Setup of run 1:
## OQ1_Stopwatch
module OQ1_Stopwatch(AN, Seg, Dot, CLK, Start, RESET);  
	output [3:0] AN;
	output [6:0] Seg;
	output Dot;
	input CLK, Start, RESET;
	parameter R = 2'b00;
    parameter W = 2'b01;
    parameter C = 2'b10;	
	reg  [11:0] divider_ds;
	reg  [5:0]  divider_ms;
	reg  [6:0]  Seg_Temp;
	reg  [3:0]  D3,D2,D1,D0,D_Temp,AN_Temp;
	reg  [1:0]  state,n_state;
	reg         dp;
	wire        RTC_ds,RTC_ms;
	always @(posedge CLK or posedge RESET) begin
	  if(RESET) divider_ms <= 0;
	  else if(divider_ms==32) divider_ms <= 0;
      else divider_ms <= divider_ms + 1;
    end
    assign RTC_ms = ((divider_ms == 32)?1'b1:1'b0);
	always @(posedge CLK or posedge RESET) begin
      if(RESET) divider_ds <= 0;
      else if(divider_ds==3276) divider_ds <= 0;
      else if(state==C) divider_ds <= divider_ds + 1;
    end
    assign RTC_ds = ((divider_ds == 3276)?1'b1:1'b0);
	always@(posedge CLK or posedge RESET) begin
      if(RESET) begin
        state <= R;
        D3 <= 0;
        D2 <= 0;
        D1 <= 0;
        D0 <= 0;
      end else begin
        state <= n_state;
        if(RTC_ds) begin
          if(D0 == 9) begin
            D0 <= 0;
            if(D1 == 9) begin
              D1 <= 0;
              if(D2 == 9) begin
                D2 <= 0;
                if(D3 == 9) begin
                  D3 <= 0;                  
                end else begin
                  D3 <= D3 + 1;
                end                    
              end else begin
                D2 <= D2 + 1;
              end      
            end else begin
              D1 <= D1 + 1;
            end
          end else begin
            D0 <= D0 + 1;
          end
        end      
      end
    end
    always@(*) begin
      case (state)
        R : if(RESET) n_state = R;
            else if(Start && !RESET) n_state = C;
            else n_state = W;
        W : if(RESET) n_state = R;
            else if(Start && !RESET) n_state = C;
            else n_state = W;
        C : if(RESET) n_state = R;
            else n_state = C;        
        default : n_state = R;
  ...
clock: 5.52 ns
lec_check: 0
abc_area: 1
cap_margin: 20
core_aspect_ratio: 1.45
core_margin: 2
core_utilization: 72
cts_cluster_diameter: 389
cts_cluster_size: 94
place_density: 0.78
slew_margin: 20
run.sh (not shown) runs the stock make flow with config.mk's settings and CLKGATE_MAP_FILE=.
Run 1 reached the end of the flow, and the finished layout is clean on the timing, DRC and antenna checks.
Setup changes, run 1 to run 2
Settings: removing CTS_CLUSTER_SIZE (formerly 94); removing PLACE_DENSITY (formerly 0.78); removing CORE_ASPECT_RATIO (formerly 1.45); setting SETUP_SLACK_MARGIN to 0.39 for the first time; setting PLACE_DENSITY_LB_ADDON to 0.0 for the first time; changing CTS_CLUSTER_DIAMETER from 389 to 95; changing the clock period (ns, I/O delays scaled along) from 5.52 to 2.2.
Findings:
Run 2 vs run 1 — final worst hold slack rose 0.020 ns. Run 2 ended with more count of placed standard cells including taps than run 1. Delta (run 2 minus run 1): clock skew went up 0.0055 ns, fraction of the core area covered by cells at the end of the flow went up 4.4 points, sequential fraction of total cell area went down 1.3 points, total number of tap cells went up 5, area of the core went down about 1.5%. Run 1 → run 2: routed wire length went up about 18%, detailed placer's ending HPWL went down.

* * *

OQ1_Stopwatch again, from the RTL that the note above started with.
clock: 2.2 ns
lec_check: 0
abc_area: 1
cap_margin: 0
core_aspect_ratio: 1.41
core_margin: 2
core_utilization: 72
cts_cluster_diameter: 95
cts_cluster_size: 10
place_density_lb_addon: 0.0
setup_slack_margin: 0.64
slew_margin: 20
The first run ran to the end with no violations.
Rerun with:
Settings changed: ABC_AREA 1 to default, CAP_MARGIN 0 to 20, CORE_ASPECT_RATIO 1.41 to default, CORE_UTILIZATION 72 to 40, CTS_CLUSTER_DIAMETER 95 to default, CTS_CLUSTER_SIZE 10 to default, PLACE_DENSITY_LB_ADDON 0.0 to default, SETUP_SLACK_MARGIN 0.64 to default.
Clock period 2.2 ns to 3.94 ns, I/O delays scaled along.
=>
- routed wire length is lower by a quarter to a third
- core utilization falls by 44 points
- setup slack gains 920 ps
- hold slack hardly moves
Rerun with:
Settings changed: SETUP_SLACK_MARGIN from default to -0.35.
Effect: Final area does not change. Setup slack stays the same. Via count does not change. Clock power is about the same. Final cell count does not change. Sequential power stays flat. Fmax is unchanged. Die size does not change.

* * *

Starting RTL as in the previous note.
==> flow/config.mk <==
export PLATFORM = sky130hd
export DESIGN_NAME = OQ1_Stopwatch
export DESIGN_NICKNAME = OQ1_Stopwatch
export VERILOG_FILES = /design/flow/design.v
export SDC_FILE = /design/flow/constraint.sdc
export NUM_CORES = 4
export LEC_CHECK = 0
export ABC_AREA = 1
export CAP_MARGIN = 20
export CORE_MARGIN = 2
export CORE_UTILIZATION = 72
export CTS_CLUSTER_DIAMETER = 109
export CTS_CLUSTER_SIZE = 95
export PLACE_DENSITY_LB_ADDON = 0.0
export SETUP_SLACK_MARGIN = 0.64
export SLEW_MARGIN = 20
export TNS_END_PERCENT = 5
==> flow/constraint.sdc <==
create_clock -name core_clock -period 2.19 [get_ports {CLK}]
set_input_delay 0.4380 -clock core_clock [delete_from_list [all_inputs] [get_ports {CLK}]]
set_output_delay 0.4380 -clock core_clock [all_outputs]
set_load 0.01 [all_outputs]
Next try:
- CTS_CLUSTER_DIAMETER: 109 -> unset
- CTS_CLUSTER_SIZE: 95 -> 97
- PLACE_DENSITY_LB_ADDON: 0.0 -> unset
- SETUP_SLACK_MARGIN: 0.64 -> unset
- clock period: 2.19 -> 2.37 ns (I/O delays scaled with it)
Outcome: Synthesized cell count is unchanged; sequential share of layout area is about the same; wire length decreases by 4.0%.

* * *

north:
OQ1_Stopwatch again, from the RTL that the note above started with.
make LEC_CHECK=0 CAP_MARGIN=5 CORE_MARGIN=2 CORE_UTILIZATION=69 CTS_CLUSTER_DIAMETER=380 CTS_CLUSTER_SIZE=57 PLACE_DENSITY_LB_ADDON=0.14 SETUP_SLACK_MARGIN=1.54 SLEW_MARGIN=20 TNS_END_PERCENT=5 finish   # period 5.49 ns
Having completed the whole flow, north delivered a layout that passed the timing, DRC and antenna checks.
Edits applied to the flow inputs when going from north to south:
Settings: swapping 5 for 20 in CAP_MARGIN; clearing PLACE_DENSITY_LB_ADDON, which used to be 0.14; swapping 69 for 72 in CORE_UTILIZATION; clearing SETUP_SLACK_MARGIN, which used to be 1.54; putting ABC_AREA at 1 where nothing was set; clearing CTS_CLUSTER_DIAMETER, which used to be 380; swapping 57 for 99 in CTS_CLUSTER_SIZE; swapping 5.49 for 2.37 in the clock period (ns, I/O delays scaled along).
==> results <==
- Diff north -> south: design area increased by about 9% relative to the old numbers, worst hold slack across all endpoints moved up, final estimated routing congestion in global placement has increased.
Edits applied to the flow inputs when going from south to east:
Settings: TNS_END_PERCENT removed (was 5); CORE_UTILIZATION changed from 72 to 40; ABC_AREA removed (was 1); CTS_CLUSTER_SIZE removed (was 99); the clock period (ns, I/O delays scaled along) changed from 2.37 to 10.0.
Findings:
The lower mean number of vias per cell of east and south is in east. east: synthesized instance count lower than south. In east, worst slew margin relative to its limit is lower than in south. east has post-synthesis share of cell area spent on xor and xnor gates above what south had. Core utilization before placement delta for east relative to south: 34 points lower. Between east and south, number of non-clock buffers in the layout is higher for south, east comes in under that. Going from south to east, floorplan net count saw a decrease; setup slack saw an increase; routed wire length saw a decrease.
The inputs of west differ from those of east as listed below.
Settings: MAX_ROUTING_LAYER newly set to met4; ABC_AREA newly set to 1; CTS_CLUSTER_SIZE newly set to 97; CORE_MARGIN changed from 2 to 4; CAP_MARGIN changed from 20 to 5; CELL_PAD_IN_SITES_DETAIL_PLACEMENT newly set to 1; HOLD_SLACK_MARGIN newly set to -0.01; TNS_END_PERCENT newly set to 60; GPL_TIMING_DRIVEN newly set to 0; CORE_ASPECT_RATIO newly set to 0.8.
## What came out
- Compared with east, west shows post-synthesis instance total that has gone up by more than a quarter.
- Summary of west over east: static power due to leakage increased 0.34 nW; number of distinct standard cells referenced by the synthesized netlist went down by 38%; placed wire-length estimate after detailed placement increased by 68% relative to the old numbers; routed length on met1 shows an increase of 1.1 mm.
- east → west: initial DRC count went down; final count of negative-setup-slack endpoints did not really move; non-clock buffer count went up; fraction of the cycle the final worst path needs went up.
Changes in middle relative to west:
Settings: CORE_MARGIN now 2, was 4; CELL_PAD_IN_SITES_DETAIL_PLACEMENT no longer set, was 1; CORE_ASPECT_RATIO now 1.97, was 0.8; TNS_END_PERCENT no longer set, was 60; MAX_ROUTING_LAYER no longer set, was met4; ABC_AREA no longer set, was 1; CORE_UTILIZATION now 63, was 40; HOLD_SLACK_MARGIN no longer set, was -0.01; CAP_MARGIN now 20, was 5; CTS_CLUSTER_SIZE no longer set, was 97; GPL_TIMING_DRIVEN no longer set, was 0.
Results
- Compared with west, middle shows cell area that has gone down by more than 10%.
- Compared with west, in middle clock-pin transition on the worst setup and hold timing paths shows no meaningful change, synthesized cell count shows a reduction of 28%, half-perimeter wire length after detailed placement shows a reduction of about 28%.
- | maximum clock frequency | middle vs west | 0.71% higher |
- middle ends up with higher total global routing track utilization than west does.
- middle vs west: full die area down in middle
- Power dissipated in the clock network in middle is about 26% below west.
- Pre-CTS setup slack: middle higher than west

* * *

OQ1_Stopwatch again, from the RTL that the note above started with.
## OQ1_Stopwatch
module OQ1_Stopwatch(AN, Seg, Dot, CLK, Start, RESET);  
	output [3:0] AN;
	output [6:0] Seg;
	output Dot;
	input CLK, Start, RESET;
	parameter R = 2'b00;
    parameter W = 2'b01;
    parameter C = 2'b10;	
	reg  [11:0] divider_ds;
	reg  [5:0]  divider_ms;
	reg  [6:0]  Seg_Temp;
	reg  [3:0]  D3,D2,D1,D0,D_Temp,AN_Temp;
	reg  [1:0]  state,n_state;
	reg         dp;
	wire        RTC_ds,RTC_ms;
	always @(posedge CLK or posedge RESET) begin
	  if(RESET) divider_ms <= 0;
	  else if(divider_ms==32) divider_ms <= 0;
      else divider_ms <= divider_ms + 1;
    end
    assign RTC_ms = ((divider_ms == 32)?1'b1:1'b0);
	always @(posedge CLK or posedge RESET) begin
      if(RESET) divider_ds <= 0;
      else if(divider_ds==3276) divider_ds <= 0;
      else if(state==C) divider_ds <= divider_ds + 1;
    end
    assign RTC_ds = ((divider_ds == 3276)?1'b1:1'b0);
	always@(posedge CLK or posedge RESET) begin
      if(RESET) begin
        state <= R;
        D3 <= 0;
        D2 <= 0;
        D1 <= 0;
        D0 <= 0;
      end else begin
  ...
make LEC_CHECK=0 CAP_MARGIN=20 CORE_ASPECT_RATIO=1.57 CORE_MARGIN=2 CORE_UTILIZATION=63 CTS_CLUSTER_SIZE=21 GPL_TIMING_DRIVEN=0 MAX_ROUTING_LAYER=met4 MIN_ROUTING_LAYER=met1 PLACE_DENSITY_LB_ADDON=0.03 SLEW_MARGIN=20 TNS_END_PERCENT=20 finish   # period 4.95 ns
The first run went through all stages and came out clean.
Next try:
--- a/flow/config.mk
+++ b/flow/config.mk
@@ -7,2 +7,3 @@
 export LEC_CHECK = 0
+export ABC_AREA = 0
 export CAP_MARGIN = 20
@@ -10,9 +11,10 @@
 export CORE_MARGIN = 2
-export CORE_UTILIZATION = 63
+export CORE_UTILIZATION = 70
 export CTS_CLUSTER_SIZE = 21
-export GPL_TIMING_DRIVEN = 0
+export GPL_TIMING_DRIVEN = 1
 export MAX_ROUTING_LAYER = met4
 export MIN_ROUTING_LAYER = met1
-export PLACE_DENSITY_LB_ADDON = 0.03
+export PLACE_DENSITY_LB_ADDON = 0.11
+export SETUP_SLACK_MARGIN = 0.64
 export SLEW_MARGIN = 20
-export TNS_END_PERCENT = 20
+export TNS_END_PERCENT = 80
==> flow/constraint.sdc (replaced) <==
create_clock -name core_clock -period 2.45 [get_ports {CLK}]
set_input_delay 0.4900 -clock core_clock [delete_from_list [all_inputs] [get_ports {CLK}]]
set_output_delay 0.4900 -clock core_clock [all_outputs]
set_load 0.01 [all_outputs]
Final cell count went up by a few percent.
Final area rose by a few percent.
Worst setup slack loses 1.5 ns.
Power came out higher by well over a third.
Routed wire length grows by about a fifth.
Via count is higher by a few percent.
Non-clock buffer count rises by 9.
First-iteration DRC count fell by a quarter to a third.
Next try:
--- a/flow/config.mk
+++ b/flow/config.mk
@@ -7,7 +7,6 @@
 export LEC_CHECK = 0
-export ABC_AREA = 0
 export CAP_MARGIN = 20
-export CORE_ASPECT_RATIO = 1.57
+export CORE_ASPECT_RATIO = 0.87
 export CORE_MARGIN = 2
-export CORE_UTILIZATION = 70
+export CORE_UTILIZATION = 72
 export CTS_CLUSTER_SIZE = 21
@@ -16,5 +15,4 @@
 export MIN_ROUTING_LAYER = met1
-export PLACE_DENSITY_LB_ADDON = 0.11
-export SETUP_SLACK_MARGIN = 0.64
+export PLACE_DENSITY_LB_ADDON = 0.03
 export SLEW_MARGIN = 20
-export TNS_END_PERCENT = 80
+export TNS_END_PERCENT = 20
==> flow/constraint.sdc (replaced) <==
create_clock -name core_clock -period 2.85 [get_ports {CLK}]
set_input_delay 0.5700 -clock core_clock [delete_from_list [all_inputs] [get_ports {CLK}]]
set_output_delay 0.5700 -clock core_clock [all_outputs]
set_load 0.01 [all_outputs]
The new run completed without violations.
Sequential share of layout area rose by 2.9 points.
Wire length decreases by 15%.
Critical path depth increases by 1.
Clock power went down by 30%.
Via count decreases by 6.8%.
Sequential cell count stays the same.
Cell area goes down by 7.8%.
Total power is lower by 22%.
Next try:
--- a/flow/config.mk
+++ b/flow/config.mk
@@ -7,2 +7,3 @@
 export LEC_CHECK = 0
+export ABC_AREA = 1
 export CAP_MARGIN = 20
@@ -11,3 +12,3 @@
 export CORE_UTILIZATION = 72
-export CTS_CLUSTER_SIZE = 21
+export CTS_CLUSTER_SIZE = 55
 export GPL_TIMING_DRIVEN = 1
@@ -15,3 +16,4 @@
 export MIN_ROUTING_LAYER = met1
-export PLACE_DENSITY_LB_ADDON = 0.03
+export PLACE_DENSITY = 0.65
+export SETUP_SLACK_MARGIN = -0.13
 export SLEW_MARGIN = 20
==> flow/constraint.sdc (replaced) <==
create_clock -name core_clock -period 2.02 [get_ports {CLK}]
set_input_delay 0.4040 -clock core_clock [delete_from_list [all_inputs] [get_ports {CLK}]]
set_output_delay 0.4040 -clock core_clock [all_outputs]
set_load 0.01 [all_outputs]
This time the run completed, yet does not pass: setup timing.
Worst setup slack gets worse by 0.36 ns.
Die area is higher by 5.6%.
Clock skew hardly moves.
Total power goes up by 43%.
Power and IR drop assume default switching activity.
